==> flow/config.mk <==
export PLATFORM = sky130hd
export DESIGN_NAME = PipelineCPU
export DESIGN_NICKNAME = PipelineCPU
export VERILOG_FILES = /design/flow/design.v
export SDC_FILE = /design/flow/constraint.sdc
export NUM_CORES = 4
export LEC_CHECK = 0
export CAP_MARGIN = 20
export CORE_MARGIN = 2
export CORE_UTILIZATION = 72
export PLACE_DENSITY_LB_ADDON = 0.0
export SETUP_SLACK_MARGIN = 0.66
export SLEW_MARGIN = 20
export TNS_END_PERCENT = 60
==> flow/constraint.sdc <==
create_clock -name core_clock -period 4.45 [get_ports {clk}]
set_input_delay 0.8900 -clock core_clock [delete_from_list [all_inputs] [get_ports {clk}]]
set_output_delay 0.8900 -clock core_clock [all_outputs]
set_load 0.01 [all_outputs]
==> flow/design.v <==
module ALU#(
  parameter WIDTH = 32
)(
  input [WIDTH - 1:0] a, b,
  input [2:0] m,
  output reg [WIDTH - 1:0] y,
  output reg cf, of, zf
);
  always @(*) begin
    case (m)
      3'b000: y = a + b;
      3'b001: y = a - b;
      3'b010: y = a & b;
      3'b011: y = a | b;
      3'b100: y = a ^ b;
      default: y = 0;
    endcase
  end
  always @(*) begin
    case ({m[0], a[WIDTH - 1], b[WIDTH - 1], y[WIDTH - 1]})
      4'b0111, 4'b0010, 4'b0100, 4'b1111, 4'b1001, 4'b1010: cf = 1;
      default: cf = 0;
    endcase
  end
  always @(*) begin
    case ({m[0], a[WIDTH - 1], b[WIDTH - 1], y[WIDTH - 1]})
      4'b0001, 4'b0110, 4'b1011, 4'b1100: of = 1;
      default: of = 0;
    endcase
  end
  always @(*) begin
    zf = ~(| y[0]);
  end
endmodule
module RegFile#(
  parameter WIDTH = 32
)(
  input clk, rst, we,
  input [4:0] ra0, ra1, wa,
  input [WIDTH - 1:0] wd,
  output reg [WIDTH - 1:0] rd0, rd1
);
  reg [WIDTH - 1:0] regvec[31:0];
  always @(*) begin
    rd0 = (we & (wa == ra0) & (| ra0)) ? wd : regvec[ra0];
    rd1 = (we & (wa == ra1) & (| ra1)) ? wd : regvec[ra1];
  end
  integer i;
  always @(posedge clk) begin
    if (rst) begin
      for (i = 0; i < 32; i = i + 1) begin
        regvec[i] <= 0;
      end
    end else begin
      if (we) begin
        if (wa != 0) begin
          regvec[wa] <= wd;
        end
      end
    end
  end
endmodule
module Ctl(
  input clk, rst,
  input [31:0] ins,
  output f_jmp, f_branch, f_rd, f_rw, f_m2r, f_mw, f_alus, f_aluo, f_choke
);
  wire [5:0] op;
  assign op = ins[31:26];
  wire [4:0] ra0;
  assign ra0 = ins[25:21];
  wire [4:0] ra1;
  assign ra1 = ins[20:16];
  reg [31:0] pre_ins;
  wire [5:0] pre_op;
  assign pre_op = pre_ins[31:26];
  wire [4:0] pre_wa;
  assign pre_wa = pre_ins[20:16];
  assign f_choke = (pre_op == 6'b000100) || (
    (pre_op == 6'b100011) && (| pre_wa) && (
      (
        (op != 6'b000010) && (ra0 == pre_wa)
      ) || (
        ((op == 6'b000000) || (op == 6'b000100) || (op == 6'b101011)) && (ra1 == pre_wa)
      )
    )
  );
  assign f_jmp = f_choke ? 0 : op == 6'b000010;
  always @(posedge clk) begin
    if (rst) begin
      pre_ins <= 0;
    end else begin
      pre_ins <= f_choke ? 0 : ins;
    end
  end
  reg ifid_branch, ifid_rd, ifid_rw, ifid_m2r, ifid_mw, ifid_alus, ifid_aluo;
  always @(posedge clk) begin
    if (f_choke || rst) begin
      ifid_branch <= 0;
      ifid_rw <= 0;
      ifid_m2r <= 0;
      ifid_mw <= 0;
      ifid_alus <= 0;
      ifid_aluo <= 0;
      ifid_rd <= 0;
    end else begin
      ifid_rw <= (op == 6'b000000) || (op == 6'b001000) || (op == 6'b100011);
      ifid_m2r <= op == 6'b100011;
      ifid_mw <= op == 6'b101011;
      ifid_alus <= (op == 6'b001000) || (op == 6'b100011) || (op == 6'b101011);
      ifid_aluo <= op == 6'b000100;
      ifid_branch <= op == 6'b000100;
      ifid_rd <= op == 6'b000000;
    end
  end
  assign f_rd = ifid_rd;
  assign f_branch = ifid_branch;
  reg idex_rw, idex_m2r, idex_mw, idex_alus, idex_aluo;
  always @(posedge clk) begin
    if (rst) begin
      idex_rw <= 0;
      idex_m2r <= 0;
      idex_mw <= 0;
      idex_alus <= 0;
      idex_aluo <= 0;
    end else begin
      idex_rw <= ifid_rw;
      idex_m2r <= ifid_m2r;
      idex_mw <= ifid_mw;
      idex_alus <= ifid_alus;
      idex_aluo <= ifid_aluo;
    end
  end
  assign f_alus = idex_alus;
  assign f_aluo = idex_aluo;
  reg exmem_rw, exmem_m2r, exmem_mw;
  always @(posedge clk) begin
    if (rst) begin
      exmem_rw <= 0;
      exmem_m2r <= 0;
      exmem_mw <= 0;
    end else begin
      exmem_rw <= idex_rw;
      exmem_m2r <= idex_m2r;
      exmem_mw <= idex_mw;
    end
  end
  assign f_mw = exmem_mw;
  reg memwb_rw, memwb_m2r;
  always @(posedge clk) begin
    if (rst) begin
      memwb_m2r <= 0;
      memwb_rw <= 0;
    end else begin
      memwb_m2r <= exmem_m2r;
      memwb_rw <= exmem_rw;
    end
  end
  assign f_m2r = memwb_m2r;
  assign f_rw = memwb_rw;
endmodule
module PipelineCPU(
  input clk, rst,
  output [8:0] imem_addr,
  input [31:0] imem_data,
  output [8:0] dmem_addr,
  output [31:0] dmem_wdata,
  output dmem_we,
  input [31:0] dmem_rdata
);
  wire [8:0] ins_a;
  wire [31:0] ins_spo;
  wire reg_we;
  wire [4:0] ra0, ra1, wa;
  wire [31:0] rd0, rd1, wd;
  RegFile#(.WIDTH(32)) reg_file(
    .clk(clk), .rst(rst), .we(reg_we), .ra0(ra0), .ra1(ra1), .wa(wa), .wd(wd),.rd0(rd0), .rd1(rd1));
  wire [31:0] a, b, y;
  wire [2:0] m;
  wire zf;
  ALU#(.WIDTH(32)) alu(.a(a), .b(b), .m(m), .y(y), .zf(zf));
  wire mem_we;
  wire [8:0] mem_a;
  wire [31:0] mem_d, mem_spo;
  assign imem_addr = ins_a;
  assign ins_spo = imem_data;
  assign dmem_addr = mem_a;
  assign dmem_wdata = mem_d;
  assign dmem_we = mem_we;
  assign mem_spo = dmem_rdata;
  wire [5:0] op;
  wire f_jmp, f_branch, f_rd, f_rw, f_m2r, f_mw, f_alus, f_aluo;
  wire f_choke;
  Ctl ctl(
    .clk(clk), .rst(rst), .ins(ins_spo),
    .f_jmp(f_jmp), .f_branch(f_branch), .f_rd(f_rd), .f_rw(f_rw),
    .f_m2r(f_m2r), .f_mw(f_mw), .f_alus(f_alus), .f_aluo(f_aluo),
    .f_choke(f_choke));
  reg [31:0] pc;
  assign ins_a = pc[10:0] >> 2;
  wire [31:0] npc_ser;
  assign npc_ser = pc + 4;
  wire [31:0] npc_j;
  assign npc_j = {npc_ser[31:28], ins_spo[25:0] << 2};
  assign op = ins_spo[31:26];
  reg [31:0] ifid_ins, ifid_npc_ser;
  reg ifid_valid;
  always @(posedge clk) begin
    if (rst) begin
      ifid_ins <= 0;
      ifid_valid <= 0;
    end else begin
      ifid_ins <= ins_spo;
      ifid_valid <= ~f_choke;
    end
    ifid_npc_ser <= npc_ser;
  end
  assign ra0 = ifid_ins[25:21];
  assign ra1 = ifid_ins[20:16];
  wire [4:0] wa_pre;
  assign wa_pre = f_rd ? ifid_ins[15:11] : ifid_ins[20:16];
  wire [31:0] imm;
  assign imm = {{16{ifid_ins[15]}}, ifid_ins[15:0]};
  wire w_ex2wb;
  assign w_ex2wb = ifid_valid && (((ifid_ins[31:26] == 6'b000000) && (| ifid_ins[15:11]))
    || ((ifid_ins[31:26] == 6'b001000) && (| ifid_ins[20:16])));
  wire w_mem2wb;
  assign w_mem2wb = ifid_valid && (ifid_ins[31:26] == 6'b100011) && (| ifid_ins[20:16]);
  reg [31:0] idex_rd0, idex_rd1, idex_imm, idex_npc_ser;
  reg [31:0] exmem_y;
  reg [4:0] idex_wa, exmem_wa;
  reg idex_w_ex2wb, exmem_w_ex2wb;
  reg idex_w_mem2wb, exmem_w_mem2wb;
  wire [31:0] rd0_bypass, rd1_bypass;
  assign rd0_bypass = (| ra0) ? (
    idex_w_ex2wb && (ra0 == idex_wa) ? y : (
      exmem_w_mem2wb && (ra0 == exmem_wa) ? mem_spo : (
        exmem_w_ex2wb && (ra0 == exmem_wa) ? exmem_y : rd0
      )
    )
  ) : 0;
  assign rd1_bypass = (| ra1) ? (
    idex_w_ex2wb && (ra1 == idex_wa) ? y : (
      exmem_w_mem2wb && (ra1 == exmem_wa) ? mem_spo : (
        exmem_w_ex2wb && (ra1 == exmem_wa) ? exmem_y : rd1
      )
    )
  ) : 0;
  wire [31:0] npc_beq;
  assign npc_beq = ifid_npc_ser + (imm << 2);
  wire beq_zf;
  assign beq_zf = rd0_bypass == rd1_bypass;
  wire [31:0] npc;
  assign npc = rst ? 0 : (
    f_jmp ? npc_j : (
      f_branch & beq_zf ? npc_beq : (
        f_choke ? pc : npc_ser
      )
    )
  );
  always @(posedge clk) begin
    idex_rd0 <= rd0_bypass;
    idex_rd1 <= rd1_bypass;
    idex_imm <= imm;
    idex_npc_ser <= ifid_npc_ser;
    idex_wa <= wa_pre;
    if (rst) begin
      idex_w_ex2wb <= 0;
      idex_w_mem2wb <= 0;
    end else begin
      idex_w_ex2wb <= w_ex2wb;
      idex_w_mem2wb <= w_mem2wb;
    end
  end
  assign a = idex_rd0;
  assign b = f_alus ? idex_imm : idex_rd1;
  assign m = f_aluo;
  always @(posedge clk) begin
    pc <= npc;
  end
  reg [31:0] exmem_mem_d;
  always @(posedge clk) begin
    exmem_y <= y;
    exmem_mem_d <= idex_rd1;
    exmem_wa <= idex_wa;
    if (rst) begin
      exmem_w_ex2wb <= 0;
      exmem_w_mem2wb <= 0;
    end else begin
      exmem_w_ex2wb <= idex_w_ex2wb;
      exmem_w_mem2wb <= idex_w_mem2wb;
    end
  end
  assign mem_a = exmem_y[10:0] >> 2;
  assign mem_d = exmem_mem_d;
  assign mem_we = f_mw;
  reg [31:0] memwb_mem_spo, memwb_y;
  reg [4:0] memwb_wa;
  always @(posedge clk) begin
    memwb_mem_spo <= mem_spo;
    memwb_y <= exmem_y;
    memwb_wa <= exmem_wa;
  end
  assign wa = memwb_wa;
  assign wd = f_m2r ? memwb_mem_spo : memwb_y;
  assign reg_we = f_rw;
endmodule
==> flow/run.sh <==
#!/bin/bash
# the make line also repeats each setting of config.mk as NAME=value (left out here)
make -C /OpenROAD-flow-scripts/flow DESIGN_CONFIG=/design/flow/config.mk WORK_HOME=/design/flow/orfs CLKGATE_MAP_FILE= finish
==> GITHUB_STEP_SUMMARY, run 1 <==
### Flow metrics

| Metric | Value |
|---|---|
| Post-Syn Area | between 60000 and 70000 µm² |
| Die H | between 300 and 400 µm |
| # port buffers | around 120 |
| Cell row count | ~110 |
| Yosys reg bits | roughly 1300 |
| Yosys cell count | 5390 |
| Pre-CTS setup slack | -1.61 ns |
| Ys async rst share | 0% |
| Cells after DPL | about 7200 |
| Synth Seq Share | a little over half |
| Post-synthesis cell type with the largest instance count | nor2_1 |
| Max clock buf depth | 3 |
| Core footprint | 93000 µm² |
| Yosys simple share | a little under an eighth |
| Status | aborted with a tool error |
| Yosys chip area | between 60000 and 70000 µm² |
| H-tree levels | 4 |
| Aoi share | 8.02% |
| Top cells by count, synth | 1162 x nor2_1, 1024 x edfxtp_1, 402 x mux4_2 |
| Post-Synth XOR/XNOR Area | around 1.8% |
| Sink Count | around 1300 |
| Syn avg cell area | around 13 µm² |
| Top cells by area | edfxtp_1 46%, mux4_2 13%, dfxtp_1 9.1% |
| Ys Warns | 4 |
| Failing step | global routing (5_1_grt) |
| Routability congestion estimate | 1.09 |
| CTS Root Cell | clkbuf_16 |
| Post-synthesis cell type with the largest combined area | edfxtp_1 |
| Adder share | 0.821% |
| Distinct cell type count after synthesis | around 97 |
| Synth Flop Type | edfxtp_1 |
| Top area contributor share | 45.6% |
| Die ar. | between 90000 and 100000 µm² |
| Final HPWL DP | approximately 200000 µm |
| TritonCTS buffer count | between 100 and 150 |
| Die Span X | a little over 300 µm |
| Mux frac, synth | a little under a fifth |
| Floorplan utilization | between 70% and 80% |
| Post-Synthesis Cells | between 5000 and 6000 |
| Main logic family after synthesis | multiplexers |
| EDFF count, synth | ~1000 |
| # IOs | 117 |
-- timing repair --
| action | 4_1_cts |
|---|---|
| gates cloned | 1 |
| setup buffers | 26 |
| gates resized | 104 |
| endpoints found under the setup margin | 51 |
| hold buffers | 0 |
| pin swaps | 73 |
-- metrics by stage --
step	instance area (µm²)	utilization, %	TNS, ns	power [mW]	hold slack, ns
floorplan	67700	-	-15.41	18.9	0.310
global placement	76500	82.2	-14.40	22.8	0.314
detailed placement	76500	82.2	-15.12	23.0	0.320
CTS	81600	87.7	-12.84	34.8	0.322
==> run 2: changes to the inputs <==
ABC_AREA = 0   (was unset)
CELL_PAD_IN_SITES_DETAIL_PLACEMENT = 2   (was unset)
CELL_PAD_IN_SITES_GLOBAL_PLACEMENT = 1   (was unset)
CTS_CLUSTER_DIAMETER = 298   (was unset)
CTS_CLUSTER_SIZE = 42   (was unset)
GPL_TIMING_DRIVEN = 1   (was unset)
MIN_ROUTING_LAYER = met1   (was unset)
PLACE_DENSITY_LB_ADDON = 0.23   (was 0.0)
SETUP_SLACK_MARGIN = 1.04   (was 0.66)
TNS_END_PERCENT = 25   (was 60)
clock period = 6.4 ns   (was 4.45 ns; I/O delays follow)
==> run 2 against run 1 <==
- synthesized cell count is the same
- synthesized area is the same
- the flow stops in detailed placement (3_5_place_dp)
- die area is the same
==> GITHUB_STEP_SUMMARY, run 2 <==
### Flow metrics

| Metric | Value |
|---|---|
| Status | aborted with a tool error |
| Failing step | detailed placement (3_5_place_dp) |
| First error | Error: detail_place.tcl, 38 bad optional access |
| Top cells by area | edfxtp_1 46%, mux4_2 13%, dfxtp_1 9.1% |
| Yosys chip area | 67400 µm² (unchanged) |
| Post-Syn Area | 67400 µm² (unchanged) |
| Synth Seq Share | 54.7% (unchanged) |
| # IOs | 117 (unchanged) |
| Post-Synthesis Cells | 5390 (unchanged) |
| Ys async rst share | 0% (unchanged) |
| Ys Warns | 4 (unchanged) |
| Routability congestion estimate | 1.11 (+1.6%) |
| Yosys cell count | 5390 (unchanged) |
| Die ar. | 96100 µm² (unchanged) |
| Adder share | 0.821% (unchanged) |
| Top area contributor share | 45.6% (unchanged) |
| Top cells by count, synth | 1162 x nor2_1, 1024 x edfxtp_1, 402 x mux4_2 |
| Cell row count | 112 (unchanged) |
| Synth Flop Type | edfxtp_1 |
| Floorplan utilization | 72.4% (unchanged) |
| Yosys reg bits | 1329 (unchanged) |
| Main logic family after synthesis | multiplexers |
| Post-Synth XOR/XNOR Area | 1.77% (unchanged) |
| Yosys simple share | 11.9% (unchanged) |
| Syn avg cell area | 12.5 µm² (unchanged) |
| Aoi share | 8.02% (unchanged) |
| Die H | 310 µm (unchanged) |
| Core footprint | 93000 µm² (unchanged) |
| Post-synthesis cell type with the largest instance count | nor2_1 |
| # port buffers | 116 (unchanged) |
| Die Span X | 310 µm (unchanged) |
| EDFF count, synth | 1024 (unchanged) |
| Distinct cell type count after synthesis | 97 (unchanged) |
| Post-synthesis cell type with the largest combined area | edfxtp_1 |
| Mux frac, synth | 18.9% (unchanged) |
[run 2: per-stage QoR]
step                    power, mW  worst slack (ns)
after floorplan              13.1             0.403
after global placement       15.0             0.288
==> run 3: changes to the inputs <==
ABC_AREA = unset   (was 0)
CELL_PAD_IN_SITES_DETAIL_PLACEMENT = unset   (was 2)
CELL_PAD_IN_SITES_GLOBAL_PLACEMENT = unset   (was 1)
CORE_UTILIZATION = 40   (was 72)
CTS_CLUSTER_DIAMETER = unset   (was 298)
CTS_CLUSTER_SIZE = unset   (was 42)
GPL_TIMING_DRIVEN = unset   (was 1)
MIN_ROUTING_LAYER = unset   (was met1)
PLACE_DENSITY_LB_ADDON = unset   (was 0.23)
SETUP_SLACK_MARGIN = -0.13   (was 1.04)
TNS_END_PERCENT = unset   (was 25)
clock period = 6.02 ns   (was 6.4 ns; I/O delays follow)
==> run 3 against run 2 <==
- now fails the layout checks on setup timing
- die area is 79% higher
- synthesized area stayed put
- synthesized cell count stayed put
==> GITHUB_STEP_SUMMARY, run 3 <==
### Flow metrics

| Metric | Value |
|---|---|
| Status | complete, but fails checks |
| Layout Check Failures | setup timing |
| Arrival time worst endpoint | a little under 7 ns |
| Seq. pwr | approximately 11 mW |
| Pwr Density | ~330 nW/µm² |
| Internal power | 17.5 mW |
| Setup ws final | -0.0947 ns |
| Worst hold path stage count | 0 |
| Top cells by area | edfxtp_1 46%, mux4_2 13%, dfxtp_1 9.1% |
| Wire per inst | between 30 and 40 µm |
| Worst R2R Setup Slack | -0.09 ns |
| # port buffers | 116 (unchanged) |
| Distinct cell type count after synthesis | 97 (unchanged) |
| Die ar. | 172000 µm² (+79%) |
| Aoi share | 8.02% (unchanged) |
| Drt initial violations | between 8000 and 9000 |
| Area growth, synth to finish | 16.0% |
| TritonCTS buffer count | roughly 140 |
| Worst R2R Path Depth | 26 |
| DRC violations left | 0 |
| LEAKAGE | ~28 nW |
| Hold Path End | idex_imm[10] |
| Crit share post-route | 102% |
| Post-Synth XOR/XNOR Area | 1.77% (unchanged) |
| CTS tree | built |
| Vias in the first global route | 49800 |
| Main logic family after synthesis | multiplexers |
| Peak supply drop | 0.269 mV |
| CTS Root Cell | clkbuf_16 |
| Synth Flop Type | edfxtp_1 |
| Worst min path class | reg -> reg |
| Area post-placement | 72900 µm² |
| FMAX | around 160 MHz |
| Max_slew headroom | ~15% |
| Final ANT Viol Nets | 0 |
| Adder share | 0.821% (unchanged) |
| Worst slew pin tran | 1.27 ns |
| Pwr Total | about 26 mW |
| Max clock buf depth | 3 |
| CP endpoint | pc[2] |
| Worst-path clk slew | approximately 0.06 ns |
| Core footprint | 167000 µm² (+80%) |
| Vias/cell | roughly 6.5 |
| Setup violators final | 8 |
| Comb power | 5.54 mW |
| Clock Skew | 0.0297 ns |
| Floorplan utilization | 40.3% (-32 points) |
| EDFF count, synth | 1024 (unchanged) |
| Crit Path Max Fanout | 5 |
| Sink Count | roughly 1300 |
| Final HPWL DP | between 150000 and 200000 µm |
| Sequential Power Share | roughly 43% |
| CP required | roughly 6.7 ns |
| Switch Pwr | approximately 8.2 mW |
| Hold Startpoint | ifid_ins[10] |
| Fin. max-slew vios | 0 |
| Yosys simple share | 11.9% (unchanged) |
| Final Hold Vio Count | 0 |
| Post-Syn Area | 67400 µm² (unchanged) |
| Top area contributor share | 45.6% (unchanged) |
| Power in the clock group | around 9 mW |
| Post-synthesis cell type with the largest instance count | nor2_1 |
| Yosys reg bits | 1329 (unchanged) |
| # IOs | 117 (unchanged) |
| Routability congestion estimate | 0.975 (-12%) |
| WL final | around 280000 µm |
| Tmin final | about 6 ns |
| Die Span X | 414 µm (+34%) |
| Vias | between 50000 and 60000 |
| Yosys cell count | 5390 (unchanged) |
| Max-Cap Viols | 0 |
| R2r endpoint | pc[2] |
| RSZ-0062 raised after global routing | yes |
| Worst reg2reg path startpoint | ctl.idex_alus |
| Top cells by count, synth | 1162 x nor2_1, 1024 x edfxtp_1, 402 x mux4_2 |
| Crit-path max cell delay | roughly 0.67 ns |
| Cell row count | 150 (+34%) |
| H-tree levels | 4 |
| Switching part of the total | between 30% and 40% |
| Cells after DPL | 7640 |
| CP Launch Point | ctl.idex_alus |
| Layout Cells excl Fill | about 7900 |
| Gate power share | 21.6% |
| Initial DRT Pass Iterations | 9 |
| Crit end category | flop |
| CP most frequent cell | buf_4 |
| CP Launch Type | flop |
| Mux frac, synth | 18.9% (unchanged) |
| Ys async rst share | 0% (unchanged) |
| Slowest-stage cell, CP | nor4_1 |
| Crit. path cell count | 26 |
| Kind of critical path | reg -> reg |
| Initial antenna violation count | 18 |
| Die H | 414 µm (+34%) |
| Nets | approximately 5700 |
| Clock share of power | between 30% and 40% |
| Post-Synthesis Cells | 5390 (unchanged) |
| Synth Seq Share | 54.7% (unchanged) |
| Yosys chip area | 67400 µm² (unchanged) |
| Ys Warns | 4 (unchanged) |
| Post-synthesis cell type with the largest combined area | edfxtp_1 |
| Total GRT Usage | 31.5% |
| Delay-heaviest family, CP | simple AND/OR/NAND/NOR gates |
| Syn avg cell area | 12.5 µm² (unchanged) |
| CP Buf/Inv Count | 5 |
| Largest net degree at the start of global routing | approximately 58 |
| Clock latency on the worst-skew pair | slightly above 0.8 ns |
| Tool warnings | 28 |
| Top power group | sequential cells |
| Finished layout cell area | about 78000 µm² |
| Total grt overflow | 0 |
| Global-route wire length before repair | ~380000 µm |
run 3: metal layers:
metal / track usage (%) / routed length [µm] / vias up
met1: 42.4 / 103000 / 26100
met2: 46.1 / 119000 / 3959
met5: 0 / 115 / -
met3: 8.82 / 36300 / 810
met4: 16.9 / 17300 / 16
li1: - / - / 20700
run 3: through the flow:
stage / worst slack (ns) / util [%] / setup TNS, ns / hold slack [ns]
after CTS: -0.128 / 46.6 / -0.758 / 0.325
after floorplan: -0.0968 / - / -0.275 / 0.310
after global routing: -0.331 / 46.7 / -2.33 / 0.350
after detailed placement: -0.289 / 43.6 / -1.82 / 0.314
after global placement: -0.231 / 43.6 / -1.28 / 0.315
final: -0.0947 / 46.7 / -0.485 / 0.323
run 3: cell type report:
type	count	area (µm²)
diodes	3	7.51
clock buffers	186	3910
clock inverters	75	781
fillers	14800	89100
inverters	55	206
multi-input cells	3545	28900
flip-flops and latches	1329	36900
well taps	2204	2760
repair buffers	531	4660
run 3: timing repair:
action,4_1_cts,5_1_grt
endpoints found under the setup margin,9,9
resized,30,34
pin swaps,23,26
gates cloned,0,1
buffers inserted,16,9
hold buffers,0,0
endpoints found under the hold margin,0,0
==> run 4: changes to the inputs <==
CORE_UTILIZATION = 58   (was 40)
SETUP_SLACK_MARGIN = 0.4   (was -0.13)
clock period = 4.48 ns   (was 6.02 ns; I/O delays follow)
==> run 4 against run 3 <==
- the layout still fails its checks (setup timing)
- clock-buffer cell count rose by 6
- clock power rose by 34%
- register-to-register slack got worse by 1.2 ns
- global-route usage rose by 15 points
- hold slack improved by 0.0039 ns
- setup slack got worse by 1.2 ns
- critical path depth rose by 7
- synthesized area did not move
==> GITHUB_STEP_SUMMARY, run 4 <==
### Flow metrics

| Metric | Value |
|---|---|
| Status | complete, but fails checks |
| Layout Check Failures | setup timing |
| Global-route wire length before repair | 388000 µm (+1.1%) |
| Post-Syn Area | 67400 µm² (unchanged) |
| Switching part of the total | 31.5% (-0.32 points) |
| Vias | 55000 (+6.5%) |
| Area growth, synth to finish | 22.8% |
| # IOs | 117 (unchanged) |
| Setup TNS | -11.62 ns (-11.14 ns) |
| Die Span X | 345 µm (-17%) |
| Gate power share | 24.2% (+2.6 points) |
| Yosys simple share | 11.9% (unchanged) |
| Final ANT Viol Nets | 0 (unchanged) |
| Routability congestion estimate | 1.03 (+5.3%) |
| Setup ws final | -1.30 ns (-1.20 ns) |
| Synth Flop Type | edfxtp_1 |
| Tmin final | 5.78 ns (-0.337 ns) |
| Top cells by count, synth | 1162 x nor2_1, 1024 x edfxtp_1, 402 x mux4_2 |
| Clock Skew | 0.0431 ns (+0.0134 ns) |
| Adder share | 0.821% (unchanged) |
| CP most frequent cell | buf_6 |
| Met2 WL | 120000 µm (+0.85%) |
| Comb power | 8.59 mW (+55%) |
| Aoi share | 8.02% (unchanged) |
| Tool warnings | 32 (+14%) |
| Vias/cell | 7.05 (+8.2%) |
| Worst hold margin | 0.327 ns (+0.00390 ns) |
| Worst-path clk slew | 0.06 ns (about the same) |
| Yosys reg bits | 1329 (unchanged) |
| Crit end category | flop |
| CTS Root Cell | clkbuf_16 |
| EDFF count, synth | 1024 (unchanged) |
| LEAKAGE | 31.2 nW (+11%) |
| Max_slew headroom | 8.88% (-6.4 points) |
| Post-synthesis cell type with the largest combined area | edfxtp_1 |
| Top cells by area | edfxtp_1 46%, mux4_2 13%, dfxtp_1 9.1% |
| Kind of critical path | reg -> reg |
| Highest metal used | met5 |
| Distinct cell type count after synthesis | 97 (unchanged) |
| Hold Path End | idex_imm[9] |
| Total GRT Usage | 46.9% (+15 points) |
| Crit Path Max Fanout | 8 (+3) |
| Final Hold Vio Count | 0 (unchanged) |
| CP Buf/Inv Count | 7 (+2) |
| Die ar. | 119000 µm² (-31%) |
| Yosys cell count | 5390 (unchanged) |
| Initial antenna violation count | 18 (unchanged) |
| Sink Count | 1329 (unchanged) |
| # port buffers | 116 (unchanged) |
| Drt initial violations | 9351 (+11%) |
| FMAX | 173 MHz (+5.8%) |
| Max-Cap Viols | 0 (unchanged) |
| Pwr Density | 429 nW/µm² (+31%) |
| CP required | 5.14 ns (-1.54 ns) |
| Met1 WL | 93000 µm (-10%) |
| Vias in the first global route | 53100 (+6.7%) |
| Main logic family after synthesis | multiplexers |
| TritonCTS buffer count | 145 (+0.69%) |
| RSZ-0062 raised after global routing | yes |
| Die H | 345 µm (-17%) |
| Clock latency on the worst-skew pair | 0.79 ns (-0.03 ns) |
| Worst R2R Setup Slack | -1.30 ns (-1.20 ns) |
| Largest net degree at the start of global routing | 63 (+8.6%) |
| Total grt overflow | 0 (unchanged) |
| Setup violators final | 13 (+5) |
| DRC violations left | 0 (unchanged) |
| Layout Cells excl Fill | 7804 (-1.6%) |
| Syn avg cell area | 12.5 µm² (unchanged) |
| CP Launch Point | ctl.idex_alus |
| Post-Synth XOR/XNOR Area | 1.77% (unchanged) |
| Ys async rst share | 0% (unchanged) |
| Max clock buf depth | 3 (unchanged) |
| Ys Warns | 4 (unchanged) |
| Core footprint | 116000 µm² (-31%) |
| CP Launch Type | flop |
| Post-Synthesis Cells | 5390 (unchanged) |
| Post-Route Utilization | 71.5% (+25 points) |
| Worst slew pin tran | 1.36 ns (+0.0873 ns) |
| Clock share of power | 34.0% (-1.2 points) |
| Crit-path max cell delay | 0.39 ns (-0.28 ns) |
| Nets | 6264 (+9.6%) |
| Worst R2R Path Depth | 33 (+27%) |
| Worst reg2reg path startpoint | ctl.idex_alus |
| Final HPWL DP | 190000 µm (+4.2%) |
| Cells after DPL | 7503 (-1.8%) |
| Seq. pwr | 14.8 mW (+33%) |
| Internal power | 24.3 mW (+39%) |
| CTS tree | built |
| Post-synthesis cell type with the largest instance count | nor2_1 |
| Mux frac, synth | 18.9% (unchanged) |
| Switch Pwr | 11.2 mW (+37%) |
| Sequential Power Share | 41.8% (-1.4 points) |
| Yosys chip area | 67400 µm² (unchanged) |
| Crit share post-route | 129% (+27 points) |
| Initial DRT Pass Iterations | 15 (+6) |
| Synth Seq Share | 54.7% (unchanged) |
| Routed wl met3 | 44800 µm (+23%) |
| Pwr Total | 35.5 mW (+38%) |
| H-tree levels | 4 (unchanged) |
| Arrival time worst endpoint | 6.43 ns (-0.35 ns) |
| Fin. max-slew vios | 0 (unchanged) |
| Power in the clock group | 12.1 mW (+34%) |
| Cell row count | 125 (-17%) |
| Worst min path class | reg -> reg |
| WL final | 280000 µm (+1.3%) |
| Top area contributor share | 45.6% (unchanged) |
| CP endpoint | pc[6] |
| Top power group | sequential cells |
| Hold-fix buffers, CTS | 0 (unchanged) |
| Delay-heaviest family, CP | simple AND/OR/NAND/NOR gates |
| Crit. path cell count | 33 (+27%) |
| Floorplan utilization | 58.2% (+18 points) |
| Wire per inst | 35.9 µm (+2.9%) |
| Worst hold path stage count | 0 (unchanged) |
| Slowest-stage cell, CP | dfxtp_4 |
| Hold Startpoint | ifid_ins[9] |
| Peak supply drop | 0.445 mV (+66%) |
| R2r endpoint | pc[6] |
==> run 4: area by class of cell <==
class,instances,area (µm²)
inverters,55,211
fillers,8058,33000
clock inverters,72,744
repair buffers,1079,9740
well taps,1524,1910
clock buffers,192,3940
flip-flops and latches,1329,36900
diodes,8,20.0
multi-input cells,3545,29300
==> run 4: what timing repair did <==
| item | in CTS | in global routing |
|---|---|---|
| setup buffers | 17 | 11 |
| gates cloned | 1 | 0 |
| endpoints found under the hold margin | 0 | 0 |
| pin swaps | 41 | 34 |
| setup endpoints to repair | 38 | 48 |
| resized | 72 | 67 |
==> run 4: metal layers <==
metal | up-vias | global-route usage [%]
met5 | - | 0.321
met4 | 24 | 29.5
met3 | 1227 | 18.8
met2 | 4957 | 68.1
met1 | 26900 | 58.8
li1 | 21800 | -
==> run 4: metrics by stage <==
step / instance area (µm²) / setup WS [ns]
6_report: 82700 / -1.30
5_1_grt: 82700 / -1.58
3_3_place_gp: 77100 / -1.35
2_1_floorplan: 67700 / -1.52
4_1_cts: 82300 / -1.30
3_5_place_dp: 77100 / -1.49
==> run 5: changes to the inputs <==
ABC_AREA = 0   (was unset)
CORE_ASPECT_RATIO = 0.93   (was unset)
CORE_UTILIZATION = 72   (was 58)
CTS_CLUSTER_DIAMETER = 315   (was unset)
CTS_CLUSTER_SIZE = 14   (was unset)
GPL_TIMING_DRIVEN = 1   (was unset)
MAX_ROUTING_LAYER = met5   (was unset)
PLACE_DENSITY_LB_ADDON = 0.0   (was unset)
SETUP_SLACK_MARGIN = 0.54   (was 0.4)
SLEW_MARGIN = 30   (was 20)
TNS_END_PERCENT = 5   (was unset)
clock period = 5.65 ns   (was 4.48 ns; I/O delays follow)
==> run 5 against run 4 <==
- the layout still fails its checks (setup timing)
- hold slack gained 0.025 ns
- design area shrank 8.6%
- setup slack gained 0.93 ns
- wire length shrank 5.1%
- sequential power shrank about 20%
- fmax shrank 4.0%
- cell count shrank 12%
- combinational power shrank about 30%
- clock power shrank 43%
- critical path type unchanged
- largest cell class unchanged
==> GITHUB_STEP_SUMMARY, run 5 <==
### Flow metrics

| Metric | Value |
|---|---|
| Status | complete, but fails checks |
| Vias in the first global route | 53600 (+0.86%) |
| Total GRT Usage | 55.0% (+8.1 points) |
| H-tree levels | 3 (-1) |
| Drt initial violations | 12500 (+33%) |
| Sequential Power Share | 47.8% (+6.0 points) |
| CTS Root Cell | clkbuf_16 |
| Setup violators final | 9 (-4) |
| Core footprint | 93000 µm² (-20%) |
| CP Launch Type | flop |
| Worst slew pin tran | 1.12 ns (-0.235 ns) |
| Switch Pwr | 8.03 mW (-28%) |
| Arrival time worst endpoint | 6.62 ns (+0.19 ns) |
| FMAX | 166 MHz (-4.0%) |
| Floorplan utilization | 72.5% (+14 points) |
| Die Span X | 321 µm (-6.9%) |
| Hold Startpoint | ifid_ins[3] |
| Worst R2R Path Depth | 20 (-39%) |
| RSZ-0062 raised after global routing | yes |
| Worst reg2reg path startpoint | ifid_ins[23] |
| Largest net degree at the start of global routing | 58 (-7.9%) |
| Distinct cell type count after synthesis | 97 (unchanged) |
| Peak supply drop | 0.315 mV (-29%) |
| Crit-path max cell delay | 0.93 ns (+0.54 ns) |
| Fin. max-slew vios | 0 (unchanged) |
| Post-Syn Area | 67400 µm² (unchanged) |
| CTS tree | built |
| Max-Cap Viols | 0 (unchanged) |
| Gate power share | 24.2% (about the same) |
| WL final | 266000 µm (-5.1%) |
| Layout Check Failures | setup timing |
| Internal power | 16.6 mW (-32%) |
| Post-synthesis cell type with the largest instance count | nor2_1 |
| Global-route wire length before repair | 371000 µm (-4.3%) |
| Power in the clock group | 6.89 mW (-43%) |
| Die H | 299 µm (-13%) |
| Syn avg cell area | 12.5 µm² (unchanged) |
| Top cells by area | edfxtp_1 46%, mux4_2 13%, dfxtp_1 9.1% |
| Worst hold margin | 0.351 ns (+0.0246 ns) |
| Hold Path End | idex_imm[3] |
| TritonCTS buffer count | 104 (-28%) |
| Tmin final | 6.02 ns (+0.240 ns) |
| Synth Flop Type | edfxtp_1 |
| Routability congestion estimate | 1.02 (-0.40%) |
| Area growth, synth to finish | 12.3% |
| Worst R2R Setup Slack | -0.37 ns (+0.93 ns) |
| Initial DRT Pass Iterations | 12 (-3) |
| Yosys chip area | 67400 µm² (unchanged) |
| Main logic family after synthesis | multiplexers |
| Kind of critical path | reg -> reg |
| Top power group | sequential cells |
| EDFF count, synth | 1024 (unchanged) |
| Mux frac, synth | 18.9% (unchanged) |
| Vias/cell | 8.01 (+14%) |
| # IOs | 117 (unchanged) |
| Worst-path cell chain | buf_4 > nor3b_2 > buf_4 > a221o_1 > nor3_1 > buf_4 > nor4_1 > a211o_1 > a31oi_1 > xnor2_1 > buf_4 > and4b_1 > nand4_1 > nor4_4 > nand3_4 > nor4b_4 > buf_12 > buf_12 > a2111oi_4 > a221o_1 |
| Setup TNS | -3.08 ns (+8.55 ns) |
| Worst hold path stage count | 0 (unchanged) |
| Setup ws final | -0.368 ns (+0.930 ns) |
| Top cells by count, synth | 1162 x nor2_1, 1024 x edfxtp_1, 402 x mux4_2 |
| Max clock buf depth | 3 (unchanged) |
| Aoi share | 8.02% (unchanged) |
| Yosys reg bits | 1329 (unchanged) |
| Area post-placement | 72100 µm² (-6.5%) |
| DRC violations left | 0 (unchanged) |
| Ys Warns | 4 (unchanged) |
| Worst-path clk slew | 0.07 ns (about the same) |
| Sink Count | 1329 (unchanged) |
| Clock latency on the worst-skew pair | 0.75 ns (-0.04 ns) |
| Final HPWL DP | 169000 µm (-11%) |
| R2r endpoint | pc[5] |
| Clock share of power | 28.0% (-6.0 points) |
| Post-Synth XOR/XNOR Area | 1.77% (unchanged) |
| Synth Seq Share | 54.7% (unchanged) |
| CP Launch Point | ifid_ins[23] |
| Pwr Total | 24.7 mW (-31%) |
| LEAKAGE | 27.5 nW (-12%) |
| Crit. path cell count | 20 (-39%) |
| # port buffers | 116 (unchanged) |
| Comb power | 5.98 mW (-30%) |
| Yosys simple share | 11.9% (unchanged) |
| Wire per inst | 38.6 µm (+7.7%) |
| Cell row count | 108 (-14%) |
| Pwr Density | 326 nW/µm² (-24%) |
| Post-Synthesis Cells | 5390 (unchanged) |
| Clock Skew | 0.0406 ns (-0.00243 ns) |
| Top area contributor share | 45.6% (unchanged) |
| Crit Path Max Fanout | 32 (+24) |
| Crit share post-route | 107% (-22 points) |
| Adder share | 0.821% (unchanged) |
| Vias | 55100 (+0.15%) |
| Post-synthesis cell type with the largest combined area | edfxtp_1 |
| Tool warnings | 30 (-6.3%) |
| Total grt overflow | 0 (unchanged) |
| Final Hold Vio Count | 0 (unchanged) |
| CP required | 6.25 ns (+1.11 ns) |
| Die ar. | 96000 µm² (-19%) |
| Finished layout cell area | 75600 µm² (-8.6%) |
| Post-Route Utilization | 81.4% (+9.9 points) |
| Worst min path class | reg -> reg |
| Initial antenna violation count | 23 (+5) |
| # fillers | 5072 (-37%) |
| Crit end category | flop |
| CP Buf/Inv Count | 6 (-1) |
| Max_slew headroom | 24.8% (+16 points) |
| CP endpoint | pc[5] |
| CP most frequent cell | buf_4 |
| Yosys cell count | 5390 (unchanged) |
| Slowest-stage cell, CP | dfxtp_4 |
| Ys async rst share | 0% (unchanged) |
| Seq. pwr | 11.8 mW (-20%) |
| Delay-heaviest family, CP | simple AND/OR/NAND/NOR gates |
| Final ANT Viol Nets | 0 (unchanged) |
| Nets | 5731 (-8.5%) |
| Switching part of the total | 32.6% (+1.0 points) |
[run 5: routing by layer]
layer / share of wire [%] / up-vias / GRT usage, %
li1: - / 20700 / -
met1: 30 / 25800 / 68.0
met2: 40 / 6590 / 73.5
met3: 20 / 1943 / 28.4
met4: 10 / 38 / 41.2
met5: 0.16 / - / 2.07
[run 5: cell type report]
cell class / instances / area [µm²] / area share, %
diodes: 10 / 25.0 / 0.0331
clock buffers: 139 / 2820 / 3.73
clock inverters: 2 / 25.0 / 0.0331
inverters: 55 / 206 / 0.273
multi-input cells: 3545 / 29100 / 38.4
flip-flops and latches: 1329 / 36900 / 48.8
well taps: 1210 / 1510 / 2.00
repair buffers: 587 / 5100 / 6.74
[run 5: timing repair]
| item | 4_1_cts | 5_1_grt |
|---|---|---|
| resized | 39 | 46 |
| buffers inserted | 19 | 10 |
| endpoints found under the hold margin | 0 | 0 |
| pin swaps | 27 | 30 |
| hold buffers | 0 | 0 |
| endpoints found under the setup margin | 9 | 12 |
[run 5: per-stage QoR]
| step | setup slack (ns) | std cells |
|---|---|---|
| after floorplan | -0.347 | 5421 |
| after CTS | -0.329 | 6856 |
| after detailed placement | -0.572 | 6696 |
| after global placement | -0.457 | 6696 |
| final | -0.368 | 6877 |
| after global routing | -0.581 | 6869 |
==> run 6: changes to the inputs <==
CORE_ASPECT_RATIO = unset   (was 0.93)
CORE_UTILIZATION = 66   (was 72)
CTS_CLUSTER_DIAMETER = unset   (was 315)
CTS_CLUSTER_SIZE = 62   (was 14)
GPL_TIMING_DRIVEN = unset   (was 1)
MAX_ROUTING_LAYER = unset   (was met5)
PLACE_DENSITY_LB_ADDON = unset   (was 0.0)
SETUP_SLACK_MARGIN = 0.4   (was 0.54)
SLEW_MARGIN = 20   (was 30)
TNS_END_PERCENT = unset   (was 5)
clock period = 5.24 ns   (was 5.65 ns; I/O delays follow)
==> run 6 against run 5 <==
- the layout still fails its checks (setup timing)
- sequential share of layout area decreased by 2.0 points
- wire length up 3.7%
- synthesized cell count unchanged
- design area is 4.3% higher
- sequential power rose by 8%
- combinational power increased by 13%
- die area rose by 9.0%
- non-clock buffer count up 146
==> GITHUB_STEP_SUMMARY, run 6 <==
### Flow metrics

| Metric | Value |
|---|---|
| Syn avg cell area | 12.5 µm² (unchanged) |
| Setup violators final | 9 (unchanged) |
| Crit. path cell count | 31 (+55%) |
| Hold Path End | idex_imm[9] |
| Seq. pwr | 12.7 mW (+8%) |
| Arrival time worst endpoint | 6.57 ns (-0.05 ns) |
| Hold Startpoint | ifid_ins[9] |
| Clock share of power | 33.6% (+5.6 points) |
| Top area contributor share | 45.6% (unchanged) |
| LEAKAGE | 29.1 nW (+5.8%) |
| Kind of critical path | reg -> reg |
| Internal power | 20.1 mW (+21%) |
| Routability congestion estimate | 1.04 (+1.4%) |
| TritonCTS buffer count | 138 (+33%) |
| Max clock buf depth | 3 (unchanged) |
| EDFF count, synth | 1024 (unchanged) |
| Largest net degree at the start of global routing | 54 (-6.9%) |
| Top cells by area | edfxtp_1 46%, mux4_2 13%, dfxtp_1 9.1% |
| Total grt overflow | 0 (unchanged) |
| # IOs | 117 (unchanged) |
| Top power group | sequential cells |
| Post-synthesis cell type with the largest combined area | edfxtp_1 |
| CP Buf/Inv Count | 7 (+1) |
| Worst R2R Path Depth | 31 (+55%) |
| Comb power | 6.77 mW (+13%) |
| Switching part of the total | 31.7% (-0.90 points) |
| # port buffers | 116 (unchanged) |
| CP Launch Point | ctl.idex_alus |
| Ys Warns | 4 (unchanged) |
| Vias in the first global route | 53800 (+0.34%) |
| Initial antenna violation count | 27 (+17%) |
| H-tree levels | 4 (+1) |
| CP most frequent cell | buf_4 |
| Fin. max-slew vios | 0 (unchanged) |
| Crit-path max cell delay | 0.38 ns (-0.55 ns) |
| Global-route wire length before repair | 381000 µm (+2.5%) |
| Final Hold Vio Count | 0 (unchanged) |
| Sink Count | 1329 (unchanged) |
| Main logic family after synthesis | multiplexers |
| Vias/cell | 7.63 (-4.7%) |
| Hold-fix buffers, CTS | 0 (unchanged) |
| Pre-CTS setup slack | -0.787 ns (-0.215 ns) |
| Distinct cell type count after synthesis | 97 (unchanged) |
| Status | complete, but fails checks |
| Layout Cells excl Fill | 7298 (+6.1%) |
| Cells after DPL | 7006 (+4.6%) |
| Power in the clock group | 9.88 mW (+43%) |
| Sequential Power Share | 43.3% (-4.5 points) |
| Die H | 324 µm (+8.2%) |
| Wire per inst | 37.7 µm (-2.3%) |
| Total GRT Usage | 52.5% (-2.5 points) |
| Peak supply drop | 0.370 mV (+17%) |
| Worst min path class | reg -> reg |
| CP endpoint | pc[3] |
| Max_slew headroom | 13.1% (-12 points) |
| Synth Seq Share | 54.7% (unchanged) |
| WL final | 275000 µm (+3.7%) |
| DRC violations left | 0 (unchanged) |
| Setup TNS | -5.39 ns (-2.31 ns) |
| CP required | 5.92 ns (-0.33 ns) |
| Final HPWL DP | 177000 µm (+5.1%) |
| Post-Synthesis Cells | 5390 (unchanged) |
| Final ANT Viol Nets | 0 (unchanged) |
| Register area | 36900 µm² (unchanged) |
| Die ar. | 105000 µm² (+9.0%) |
| Cell row count | 117 (+8.3%) |
| Synth Flop Type | edfxtp_1 |
| Adder share | 0.821% (unchanged) |
| Post-Syn Area | 67400 µm² (unchanged) |
| Tool warnings | 32 (+6.7%) |
| Clock latency on the worst-skew pair | 0.80 ns (+0.05 ns) |
| Worst hold margin | 0.327 ns (-0.0244 ns) |
| Nets | 5911 (+3.1%) |
| Mux frac, synth | 18.9% (unchanged) |
| Ys async rst share | 0% (unchanged) |
| Crit Path Max Fanout | 6 (-81%) |
| # fillers | 6155 (+21%) |
| Yosys cell count | 5390 (unchanged) |
| Delay-heaviest family, CP | AND-OR/OR-AND gates |
| Die Span X | 324 µm (+0.72%) |
| Worst reg2reg path startpoint | ctl.idex_alus |
| Post-Route Utilization | 77.7% (-3.6 points) |
| Yosys chip area | 67400 µm² (unchanged) |
| Switch Pwr | 9.31 mW (+16%) |
| CTS tree | built |
| Gate Area | 29000 µm² (about the same) |
| Slowest-stage cell, CP | dfxtp_4 |
| Pwr Density | 373 nW/µm² (+14%) |
| Gate power share | 23.0% (-1.2 points) |
| Core footprint | 101000 µm² (+9.1%) |
| Yosys simple share | 11.9% (unchanged) |
| Area growth, synth to finish | 17.0% |
| CTS Root Cell | clkbuf_16 |
| Worst hold path stage count | 0 (unchanged) |
| Setup ws final | -0.653 ns (-0.285 ns) |
| Layout Check Failures | setup timing |
| Worst R2R Setup Slack | -0.65 ns (-0.28 ns) |
| Top cells by count, synth | 1162 x nor2_1, 1024 x edfxtp_1, 402 x mux4_2 |
| RSZ-0062 raised after global routing | yes |
| Vias | 55700 (+1.1%) |
| Aoi share | 8.02% (unchanged) |
| Drt initial violations | 11700 (-6.5%) |
| CP Launch Type | flop |
| Post-synthesis cell type with the largest instance count | nor2_1 |
| FMAX | 170 MHz (+2.1%) |
| Post-Synth XOR/XNOR Area | 1.77% (unchanged) |
| Yosys reg bits | 1329 (unchanged) |
| Initial DRT Pass Iterations | 13 (+1) |
| Worst-path clk slew | 0.06 ns (about the same) |
| Worst slew pin tran | 1.30 ns (+0.180 ns) |
| Tmin final | 5.89 ns (-0.125 ns) |
| Max-Cap Viols | 0 (unchanged) |
| Crit end category | flop |
| Crit share post-route | 112% (+5.9 points) |
| R2r endpoint | pc[3] |
| Floorplan utilization | 66.4% (-6.1 points) |
| Clock Skew | 0.0435 ns (+0.00282 ns) |
-- run 6: metrics by stage --
step	total power, mW	cell area [µm²]
after floorplan	16.0	67600
after global placement	19.1	73700
after detailed placement	19.2	73700
after CTS	28.9	78500
after global routing	29.9	78800
final	29.4	78900
-- run 6: repair_timing --
item / in CTS / in global routing
pin swaps: 19 / 16
buffers inserted: 19 / 5
resized: 39 / 46
setup endpoints to repair: 11 / 13
-- run 6: cell type report --
type	instances	area share, %
inverters	55	0.262
multi-input cells	3545	36.8
flip-flops and latches	1329	46.8
clock inverters	67	0.835
diodes	19	0.0603
well taps	1368	2.17
clock buffers	182	4.79
repair buffers	733	8.27
-- run 6: per-layer routing --
layer | global-route usage [%] | vias up | part of all wire [%]
met5 | 2.45 | - | 0.12
met1 | 62.5 | 26400 | 30
met4 | 39.0 | 28 | 9.9
met3 | 26.8 | 1920 | 19
met2 | 72.7 | 6233 | 41
li1 | - | 21100 | -
==> run 7: changes to the inputs <==
ABC_AREA = unset   (was 0)
CORE_UTILIZATION = 64   (was 66)
CTS_CLUSTER_SIZE = unset   (was 62)
SETUP_SLACK_MARGIN = 1.2   (was 0.4)
clock period = 4.54 ns   (was 5.24 ns; I/O delays follow)
==> run 7 against run 6 <==
- still fails the layout checks on setup timing
- clock power up about 20%
- register-to-register slack worse by 0.74 ns
- clock-buffer cell count up 3
- wire length up 1.4%
- combinational power up 34%
- setup slack worse by 0.74 ns
- utilization up 1.5 points
- sequential share of layout area down 2.3 points
- critical path depth up 3
- hold slack better by 0.011 ns
- via count up 2.4%
==> GITHUB_STEP_SUMMARY, run 7 <==
### Flow metrics

| Metric | Value |
|---|---|
| Status | complete, but fails checks |
| Layout Check Failures | setup timing |
| Post-synthesis cell type with the largest combined area | edfxtp_1 |
| Area growth, synth to finish | 23.2% |
| Total grt overflow | 0 (unchanged) |
| LEAKAGE | 31.2 nW (+7.0%) |
| CP endpoint | pc[6] |
| Layout Cells excl Fill | 7649 (+4.8%) |
| Clock Skew | 0.0466 ns (+0.00310 ns) |
| Worst slew pin tran | 1.32 ns (+0.0184 ns) |
| Pre-CTS setup slack | -1.51 ns (-0.723 ns) |
| Worst min path class | reg -> reg |
| Comb power | 9.08 mW (+34%) |
| Hold Path End | idex_imm[9] |
| Yosys cell count | 5390 (unchanged) |
| Crit end category | flop |
| CP required | 5.20 ns (-0.72 ns) |
| Tmin final | 5.94 ns (+0.0448 ns) |
| Post-Synthesis Cells | 5390 (unchanged) |
| # port buffers | 116 (unchanged) |
| Drt initial violations | 10700 (-7.9%) |
| Cell row count | 119 (+1.7%) |
| Distinct cell type count after synthesis | 97 (unchanged) |
| Post-synthesis cell type with the largest instance count | nor2_1 |
| Crit-path max cell delay | 0.40 ns (+0.02 ns) |
| Worst-path clk slew | 0.06 ns (about the same) |
| Switch Pwr | 11.3 mW (+21%) |
| Main logic family after synthesis | multiplexers |
| WL final | 279000 µm (+1.4%) |
| Delay-heaviest family, CP | AND-OR/OR-AND gates |
| Aoi share | 8.02% (unchanged) |
| Vias in the first global route | 54800 (+2.0%) |
| TritonCTS buffer count | 143 (+3.6%) |
| EDFF count, synth | 1024 (unchanged) |
| Mux frac, synth | 18.9% (unchanged) |
| Synth Seq Share | 54.7% (unchanged) |
| Crit share post-route | 131% (+18 points) |
| Yosys chip area | 67400 µm² (unchanged) |
| Pwr Density | 426 nW/µm² (+14%) |
| Nets | 6232 (+5.4%) |
| CP Launch Type | flop |
| Final Hold Vio Count | 0 (unchanged) |
| CP Launch Point | ctl.idex_alus |
| CP most frequent cell | buf_6 |
| Setup violators final | 16 (+7) |
| Top area contributor share | 45.6% (unchanged) |
| Arrival time worst endpoint | 6.60 ns (+0.03 ns) |
| Setup ws final | -1.40 ns (-0.745 ns) |
| Max_slew headroom | 9.60% (-3.5 points) |
| Global-route wire length before repair | 387000 µm (+1.8%) |
| Worst R2R Path Depth | 34 (+9.7%) |
| Crit Path Max Fanout | 8 (+2) |
| Final HPWL DP | 184000 µm (+3.8%) |
| Sequential Power Share | 41.5% (-1.8 points) |
| Crit. path cell count | 34 (+9.7%) |
| Internal power | 24.1 mW (+20%) |
| Clock share of power | 32.8% (-0.8 points) |
| Worst reg2reg path startpoint | ctl.idex_alus |
| Adder share | 0.821% (unchanged) |
| Top cells by area | edfxtp_1 46%, mux4_2 13%, dfxtp_1 9.1% |
| Max-Cap Viols | 0 (unchanged) |
| CTS Root Cell | clkbuf_16 |
| CTS tree | built |
| Largest net degree at the start of global routing | 111 (+110%) |
| # IOs | 117 (unchanged) |
| Slowest-stage cell, CP | o41ai_4 |
| Core footprint | 105000 µm² (+3.3%) |
| Tool warnings | 36 (+13%) |
| Initial DRT Pass Iterations | 21 (+8) |
| Worst hold path stage count | 0 (unchanged) |
| Seq. pwr | 14.7 mW (+16%) |
| Final ANT Viol Nets | 0 (unchanged) |
| CP Buf/Inv Count | 12 (+5) |
| Routability congestion estimate | 1.06 (+2.7%) |
| Worst R2R Setup Slack | -1.40 ns (-0.74 ns) |
| Syn avg cell area | 12.5 µm² (unchanged) |
| Post-Syn Area | 67400 µm² (unchanged) |
| Die ar. | 108000 µm² (+3.1%) |
| FMAX | 168 MHz (-0.75%) |
| Floorplan utilization | 64.3% (-2.1 points) |
| Synth Flop Type | edfxtp_1 |
| Switching part of the total | 31.9% (+0.23 points) |
| Hold-fix buffers, CTS | 0 (unchanged) |
| Kind of critical path | reg -> reg |
| Vias/cell | 7.45 (-2.3%) |
| Post-Synth XOR/XNOR Area | 1.77% (unchanged) |
| Clock latency on the worst-skew pair | 0.81 ns (about the same) |
| Die H | 328 µm (+1.5%) |
| Gate power share | 25.7% (+2.7 points) |
| Yosys simple share | 11.9% (unchanged) |
| RSZ-0062 raised after global routing | yes |
| H-tree levels | 4 (unchanged) |
| Ys async rst share | 0% (unchanged) |
| Power in the clock group | 11.6 mW (+20%) |
| Yosys reg bits | 1329 (unchanged) |
| Wire per inst | 36.5 µm (-3.2%) |
| Initial antenna violation count | 18 (-33%) |
| DRC violations left | 0 (unchanged) |
| Die Span X | 328 µm (+1.5%) |
| Sink Count | 1329 (unchanged) |
| Top power group | sequential cells |
| Vias | 57000 (+2.4%) |
| Fin. max-slew vios | 0 (unchanged) |
| Top cells by count, synth | 1162 x nor2_1, 1024 x edfxtp_1, 402 x mux4_2 |
| Ys Warns | 4 (unchanged) |
| Total GRT Usage | 51.4% (-1.1 points) |
| R2r endpoint | pc[6] |
| Peak supply drop | 0.372 mV (+0.44%) |
| Cells after DPL | 7282 (+3.9%) |
| Hold Startpoint | ifid_ins[9] |
| Max clock buf depth | 3 (unchanged) |
-- run 7: routing by layer --
metal / global-route usage, % / share of wire (%) / up-vias
li1: - / - / 21800
met1: 62.3 / 31 / 27300
met2: 71.5 / 41 / 6115
met3: 24.0 / 18 / 1825
met4: 38.8 / 9.8 / 22
met5: 1.55 / 0.13 / -
-- run 7: cell type report --
class                   instances  area (µm²)
diodes                         23        57.6
clock buffers                 185        3840
clock inverters                72         723
fillers                      6148       21800
inverters                      55         209
multi-input cells            3545       30000
flip-flops and latches       1329       36900
well taps                    1391        1740
repair buffers               1049        9560
-- run 7: metrics by stage --
stage                     total power [mW]  hold WS, ns  instance area (µm²)  util [%]  TNS, ns
after global routing                  36.0        0.343                83000      79.1   -17.63
after detailed placement              22.6        0.317                76200      72.7   -13.79
after floorplan                       18.6        0.310                67800         -   -13.47
after CTS                             34.4        0.335                82000      78.3    -9.92
after global placement                22.5        0.318                76200      72.7   -11.84
final                                 35.4        0.338                83000      79.2   -13.15
-- run 7: what timing repair did --
| item | 4_1_cts | 5_1_grt |
|---|---|---|
| endpoints found under the setup margin | 73 | 87 |
| pin swaps | 67 | 71 |
| gates resized | 180 | 114 |
| cloned | 2 | 1 |
| setup buffers | 43 | 41 |
==> run 8: changes to the inputs <==
ABC_AREA = 1   (was unset)
CORE_UTILIZATION = 52   (was 64)
SETUP_SLACK_MARGIN = -0.33   (was 1.2)
clock period = 3.46 ns   (was 4.54 ns; I/O delays follow)
==> run 8 against run 7 <==
- the layout still fails its checks (setup timing)
- power increased by 40%
- hold slack improved by 0.022 ns
- global-route usage decreased by 8.5 points
- clock power increased by 41%
- design area increased by 12%
- fmax increased by 17%
- first-iteration DRC count increased by 5.7%
- setup slack got worse by 0.23 ns
- utilization decreased by 14 points
- largest cell class unchanged
==> GITHUB_STEP_SUMMARY, run 8 <==
### Flow metrics

| Metric | Value |
|---|---|
| Fin. max-slew vios | 0 (unchanged) |
| CP endpoint | pc[8] |
| Vias | 74700 (+31%) |
| Total grt overflow | 0 (unchanged) |
| Core footprint | 142000 µm² (+35%) |
| Max clock buf depth | 3 (unchanged) |
| Cells after DPL | 12500 (+72%) |
| Pwr Total | 49.4 mW (+40%) |
| Adder share | 0.743% (-0.078 points) |
| Crit end category | flop |
| Post-Synth XOR/XNOR Area | 0.812% (-0.96 points) |
| Final ANT Viol Nets | 0 (unchanged) |
| Ys async rst share | 0% (unchanged) |
| Sink Count | 1329 (unchanged) |
| Die ar. | 146000 µm² (+36%) |
| Delay-heaviest family, CP | simple AND/OR/NAND/NOR gates |
| Worst R2R Setup Slack | -1.63 ns (-0.23 ns) |
| Total GRT Usage | 42.9% (-8.5 points) |
| Arrival time worst endpoint | 5.83 ns (-0.77 ns) |
| WL final | 319000 µm (+14%) |
| Nets | 10900 (+75%) |
| Top area contributor share | 41.3% (-4.3 points) |
| Worst reg2reg path startpoint | ctl.idex_alus |
| Pwr Density | 532 nW/µm² (+25%) |
| Worst min path class | reg -> reg |
| Slowest-stage cell, CP | dfxtp_4 |
| Area growth, synth to finish | 24.6% |
| # port buffers | 116 (unchanged) |
| Top cells by area | edfxtp_1 41%, nand2_1 13%, dfxtp_1 8.2% |
| Initial antenna violation count | 11 (-7) |
| Crit Path Max Fanout | 7 (-1) |
| EDFF count, synth | 1024 (unchanged) |
| Routability congestion estimate | 1.04 (-2.3%) |
| R2r endpoint | pc[8] |
| Power in the clock group | 16.4 mW (+41%) |
| Yosys cell count | 9981 (+85%) |
| Worst slew pin tran | 0.845 ns (-0.477 ns) |
| Peak supply drop | 0.471 mV (+27%) |
| Aoi share | 8.01% (about the same) |
| Final Hold Vio Count | 0 (unchanged) |
| Largest net degree at the start of global routing | 51 (-54%) |
| Layout Check Failures | setup timing |
| Layout Cells excl Fill | 12800 (+67%) |
| Crit. path cell count | 36 (+5.9%) |
| Top cells by count, synth | 2616 x nand2_1, 1428 x nor2_1, 1240 x inv_1 |
| Switching part of the total | 34.8% (+2.9 points) |
| Ys Warns | 4 (unchanged) |
| Die H | 382 µm (+16%) |
| Drt initial violations | 11400 (+5.7%) |
| Max_slew headroom | 43.7% (+34 points) |
| Final HPWL DP | 223000 µm (+21%) |
| Switch Pwr | 17.2 mW (+52%) |
| Status | complete, but fails checks |
| Yosys simple share | 29.9% (+18 points) |
| Syn avg cell area | 7.46 µm² (-40%) |
| Tool warnings | 30 (-17%) |
| Tmin final | 5.09 ns (-0.850 ns) |
| CTS tree | built |
| Distinct cell type count after synthesis | 56 (-42%) |
| Floorplan utilization | 52.5% (-12 points) |
| Internal power | 32.2 mW (+34%) |
| Crit share post-route | 147% (+16 points) |
| Yosys reg bits | 1329 (unchanged) |
| Vias/cell | 5.83 (-22%) |
| Clock share of power | 33.2% (+0.4 points) |
| CP most frequent cell | buf_6 |
| Clock Skew | 0.0286 ns (-0.0180 ns) |
| Kind of critical path | reg -> reg |
| Setup ws final | -1.63 ns (-0.230 ns) |
| Yosys chip area | 74500 µm² (+11%) |
| Synth Seq Share | 49.5% (-5.2 points) |
| Die Span X | 382 µm (+16%) |
| Post-Syn Area | 74500 µm² (+11%) |
| Wire per inst | 24.9 µm (-32%) |
| FMAX | 197 MHz (+17%) |
| Crit-path max cell delay | 0.45 ns (+0.05 ns) |
| LEAKAGE | 42.5 nW (+36%) |
| Post-synthesis cell type with the largest instance count | nand2_1 |
| Mux frac, synth | 0.323% (-19 points) |
| Synth Flop Type | edfxtp_1 |
| DRC violations left | 0 (unchanged) |
| H-tree levels | 4 (unchanged) |
| Vias in the first global route | 70300 (+28%) |
| Global-route wire length before repair | 461000 µm (+19%) |
| Worst-path clk slew | 0.06 ns (about the same) |
| Cell row count | 138 (+16%) |
| Main logic family after synthesis | simple AND/OR/NAND/NOR gates |
| CP Buf/Inv Count | 6 (-6) |
| Pre-CTS setup slack | -2.01 ns (-0.504 ns) |
| # IOs | 117 (unchanged) |
| TritonCTS buffer count | 150 (+4.9%) |
| Comb power | 14.0 mW (+54%) |
| Post-Synthesis Cells | 9981 (+85%) |
| Post-Route Utilization | 65.5% (-14 points) |
| Hold Startpoint | idex_wa[0] |
| Clock latency on the worst-skew pair | 0.82 ns (about the same) |
| Hold Path End | exmem_wa[0] |
| Seq. pwr | 19.0 mW (+29%) |
| Initial DRT Pass Iterations | 6 (-71%) |
| CP Launch Point | ctl.idex_alus |
| CP Launch Type | flop |
| Max-Cap Viols | 0 (unchanged) |
| Gate power share | 28.3% (+2.6 points) |
| CP required | 4.21 ns (-0.99 ns) |
| Worst hold path stage count | 0 (unchanged) |
| Post-synthesis cell type with the largest combined area | edfxtp_1 |
| Sequential Power Share | 38.5% (-3.0 points) |
| Worst R2R Path Depth | 36 (+5.9%) |
| RSZ-0062 raised after global routing | yes |
| Setup violators final | 69 (+53) |
| Top power group | sequential cells |
| CTS Root Cell | clkbuf_16 |
run 8: layout make-up:
type | instances | area, µm²
Clock inverter | 71 | 782
Tap cell | 1890 | 2360
Antenna cell | 1 | 2.50
Inverter | 1265 | 4810
Fill cell | 12300 | 49000
Sequential cell | 1329 | 36900
Clock buffer | 204 | 4150
Timing Repair Buffer | 1336 | 12300
Timing Repair inverter | 1 | 11.3
Multi-Input combinational cell | 6708 | 31500
run 8: through the flow:
step	hold slack, ns	instance area (µm²)	TNS, ns
2_1_floorplan	0.310	74700	-6.81
3_3_place_gp	0.357	86300	-42.11
3_5_place_dp	0.358	86300	-42.70
4_1_cts	0.327	91600	-30.58
5_1_grt	0.353	92800	-44.19
6_report	0.360	92800	-30.07
run 8: layer usage:
layer,vias up,GRT usage (%),share of wire (%)
met3,1110,11.1,13
met2,5210,64.3,43
met1,34800,54.8,36
li1,33600,-,-
met5,-,0,0.031
met4,14,28.2,7.9
run 8: repair_timing:
action                     in CTS  in global routing
pin swaps                      41                114
hold buffers                    0                  0
resized                        97                270
cloned                          0                  5
setup endpoints to repair      48                 71
setup buffers                   9                 32
==> run 9: changes to the inputs <==
ABC_AREA = unset   (was 1)
CELL_PAD_IN_SITES_GLOBAL_PLACEMENT = 3   (was unset)
CORE_ASPECT_RATIO = 0.83   (was unset)
CORE_MARGIN = 9   (was 2)
CORE_UTILIZATION = 68   (was 52)
HOLD_SLACK_MARGIN = 0.19   (was unset)
MAX_ROUTING_LAYER = met4   (was unset)
SETUP_SLACK_MARGIN = -0.11   (was -0.33)
SLEW_MARGIN = 10   (was 20)
clock period = 3.77 ns   (was 3.46 ns; I/O delays follow)
==> run 9 against run 8 <==
- the run now fails in global placement without I/O (3_1_place_gp_skip_io)
- synthesized area is 9.5% lower
- die area is 24% lower
- synthesized cell count is 46% lower
==> GITHUB_STEP_SUMMARY, run 9 <==
### Flow metrics

| Metric | Value |
|---|---|
| First error | [ERROR GPL-0301] Utilization 125.942 % exceeds 100%. |
| Mux frac, synth | 18.9% (+19 points) |
| Ys Warns | 4 (unchanged) |
| Die ar. | 111000 µm² (-24%) |
| Yosys cell count | 5390 (-46%) |
| Die Span X | 364 µm (-4.9%) |
| Syn avg cell area | 12.5 µm² (+68%) |
| Yosys reg bits | 1329 (unchanged) |
| Post-Syn Area | 67400 µm² (-9.5%) |
| Main logic family after synthesis | multiplexers |
| Die H | 305 µm (-20%) |
| Post-synthesis cell type with the largest instance count | nor2_1 |
| EDFF count, synth | 1024 (unchanged) |
| Top area contributor share | 45.6% (+4.3 points) |
| Post-Synthesis Cells | 5390 (-46%) |
| Synth Flop Type | edfxtp_1 |
| Floorplan utilization | 69.0% (+17 points) |
| Post-synthesis cell type with the largest combined area | edfxtp_1 |
| Aoi share | 8.02% (about the same) |
| Top cells by area | edfxtp_1 46%, mux4_2 13%, dfxtp_1 9.1% |
| Cell row count | 104 (-25%) |
| Top cells by count, synth | 1162 x nor2_1, 1024 x edfxtp_1, 402 x mux4_2 |
| Failing step | global placement without I/O (3_1_place_gp_skip_io) |
| Synth Seq Share | 54.7% (+5.2 points) |
| Ys async rst share | 0% (unchanged) |
| Distinct cell type count after synthesis | 97 (+73%) |
| Adder share | 0.821% (+0.078 points) |
| Post-Synth XOR/XNOR Area | 1.77% (+0.96 points) |
| Core footprint | 97600 µm² (-31%) |
| Yosys chip area | 67400 µm² (-9.5%) |
| Status | aborted with a tool error |
| Yosys simple share | 11.9% (-18 points) |
Power is estimated from default activity; no workload was simulated.
